Design cordicMagPh, start of the top module:
module cordicMagPh
   #(parameter integer N        = 13,  
     parameter integer XY_WIDTH = 18)  
    (input  wire                           clk,
     input  wire                           reset,    
     input  wire                           st,       
     input  wire signed [XY_WIDTH - 1 : 0] xin,      
     input  wire signed [XY_WIDTH - 1 : 0] yin,      
     output reg                            rdy,      
     output wire        [XY_WIDTH - 1 : 0] mag,      
     output wire signed [XY_WIDTH + 1 : 0] ph);
For scale: roughly 2400 cells after synthesis, roughly 70 flip-flops, about 78 I/O pins, about 19000 sq um of cells after synthesis.
make LEC_CHECK=0 CAP_MARGIN=0 CORE_ASPECT_RATIO=0.83 CORE_MARGIN=2 CORE_UTILIZATION=72 CTS_CLUSTER_SIZE=83 GPL_TIMING_DRIVEN=1 PLACE_DENSITY_LB_ADDON=0.22 SLEW_MARGIN=20 TNS_END_PERCENT=5 finish   # period 5.89 ns
run.sh (not shown) runs the stock make flow with config.mk's settings and CLKGATE_MAP_FILE=.
The first run ran to the end with violations: setup timing.
Then changed:
CAP_MARGIN = 20   (was 0)
CORE_ASPECT_RATIO = not set   (was 0.83)
CORE_UTILIZATION = 40   (was 72)
CTS_CLUSTER_SIZE = not set   (was 83)
GPL_TIMING_DRIVEN = not set   (was 1)
PLACE_DENSITY_LB_ADDON = not set   (was 0.22)
TNS_END_PERCENT = not set   (was 5)
clock period = 6.03 ns   (was 5.89 ns; I/O delays follow)
Effect: The changed run finished with setup timing left; maximum frequency rises by 1.8%; die area climbs by 78%; first-iteration DRC count is lower by 39%; clock skew went down by 0.0045 ns; register-to-register slack gets better by 0.26 ns; global-route usage goes down by 20 points; wire length goes up by 2.4%; count of clock-buffer cells in the layout goes up by 4.
Then changed:
CORE_UTILIZATION = 57   (was 40)
clock period = 7.59 ns   (was 6.03 ns; I/O delays follow)
Result: The new run went through all stages and came out clean. Sequential cell count stays the same. Clock skew hardly moves.

Starting RTL as in the previous note.
clock: 11.4 ns
lec_check: 0
abc_area: 1
cap_margin: 0
core_aspect_ratio: 0.99
core_margin: 2
core_utilization: 48
cts_cluster_diameter: 266
cts_cluster_size: 100
gpl_timing_driven: 0
place_density: 0.76
slew_margin: 0
tns_end_percent: 5
The first run finished with timing, DRC and antenna clean.
Next try:
- CORE_ASPECT_RATIO: 0.99 -> 0.83
- PLACE_DENSITY: 0.76 -> 0.49
- SETUP_SLACK_MARGIN: default -> 3.28
After rerunning: Clock-buffer cell count is unchanged; final area stays flat.
Next try:
- ABC_AREA: 1 -> 0
- CAP_MARGIN: 0 -> 10
- CELL_PAD_IN_SITES_DETAIL_PLACEMENT: default -> 1
- CORE_UTILIZATION: 48 -> 35
- CTS_CLUSTER_DIAMETER: 266 -> default
- CTS_CLUSTER_SIZE: 100 -> 83
- GPL_ROUTABILITY_DRIVEN: default -> 0
- GPL_TIMING_DRIVEN: 0 -> 1
- MAX_ROUTING_LAYER: default -> met4
- MIN_ROUTING_LAYER: default -> met2
- PLACE_DENSITY: 0.49 -> default
- PLACE_DENSITY_LB_ADDON: default -> 0.22
- SETUP_SLACK_MARGIN: 3.28 -> 0.2
- TNS_END_PERCENT: 5 -> 70
Result:
- The new run finished with timing, DRC and antenna clean
- setup slack degrades by 0.24 ns
- cell count fell by 20%
- utilization shrinks by 15 points
- die size goes up by 27%
- clock-buffer cell count does not change
- wire length fell by 15%
- global-route usage went up by 3.2 points
- final area fell by 7.5%
- area after synthesis goes down by about 7%
- via count grows by 8.6%
Next try:
- ABC_AREA: 0 -> 1
- CAP_MARGIN: 10 -> 0
- CELL_PAD_IN_SITES_DETAIL_PLACEMENT: 1 -> default
- CORE_ASPECT_RATIO: 0.83 -> 0.91
- CORE_UTILIZATION: 35 -> 72
- CTS_CLUSTER_DIAMETER: default -> 364
- GPL_ROUTABILITY_DRIVEN: 0 -> default
- HOLD_SLACK_MARGIN: default -> 0.29
- MAX_ROUTING_LAYER: met4 -> default
- MIN_ROUTING_LAYER: met2 -> default
- PLACE_DENSITY: default -> 0.77
- PLACE_DENSITY_LB_ADDON: 0.22 -> default
- SETUP_SLACK_MARGIN: 0.2 -> 2.97
- TNS_END_PERCENT: 70 -> default
=> The changed run passed the timing, design-rule and antenna checks. Clock-buffer cell count decreases by 3. Global-route usage came out higher by 7.4 points. Synthesized area is higher by 7.5%.
Next try:
- ABC_AREA: 1 -> default
- CAP_MARGIN: 0 -> 20
- CORE_ASPECT_RATIO: 0.91 -> default
- CORE_UTILIZATION: 72 -> 40
- CTS_CLUSTER_DIAMETER: 364 -> default
- CTS_CLUSTER_SIZE: 83 -> default
- GPL_TIMING_DRIVEN: 1 -> default
- HOLD_SLACK_MARGIN: 0.29 -> default
- PLACE_DENSITY: 0.77 -> default
- SETUP_SLACK_MARGIN: 2.97 -> default
- SLEW_MARGIN: 0 -> 20
- clock period: 11.4 -> 8.0 ns (I/O delays scaled with it)
=> The new run went through all stages and came out clean. Routed wire length fell by about 13%. Maximum frequency climbs by 1.9%. Sequential share of layout area grows by 0.38 points. Clock skew barely changes. Register-to-register slack gets worse by 3.3 ns. Synthesized cell count fell by 26%.
Next try:
- ABC_AREA: default -> 1
- CORE_ASPECT_RATIO: default -> 1.72
- CTS_CLUSTER_DIAMETER: default -> 103
- CTS_CLUSTER_SIZE: default -> 99
- PLACE_DENSITY: default -> 0.9
- TNS_END_PERCENT: default -> 35
What happened:
- first-iteration DRC count increases by 35%
- die size grows by 7.5%
- via count goes up by 28%
- global-route usage goes up by 6.0 points
- count of clock-buffer cells in the layout came out lower by 1
- routed wire length came out higher by 31%
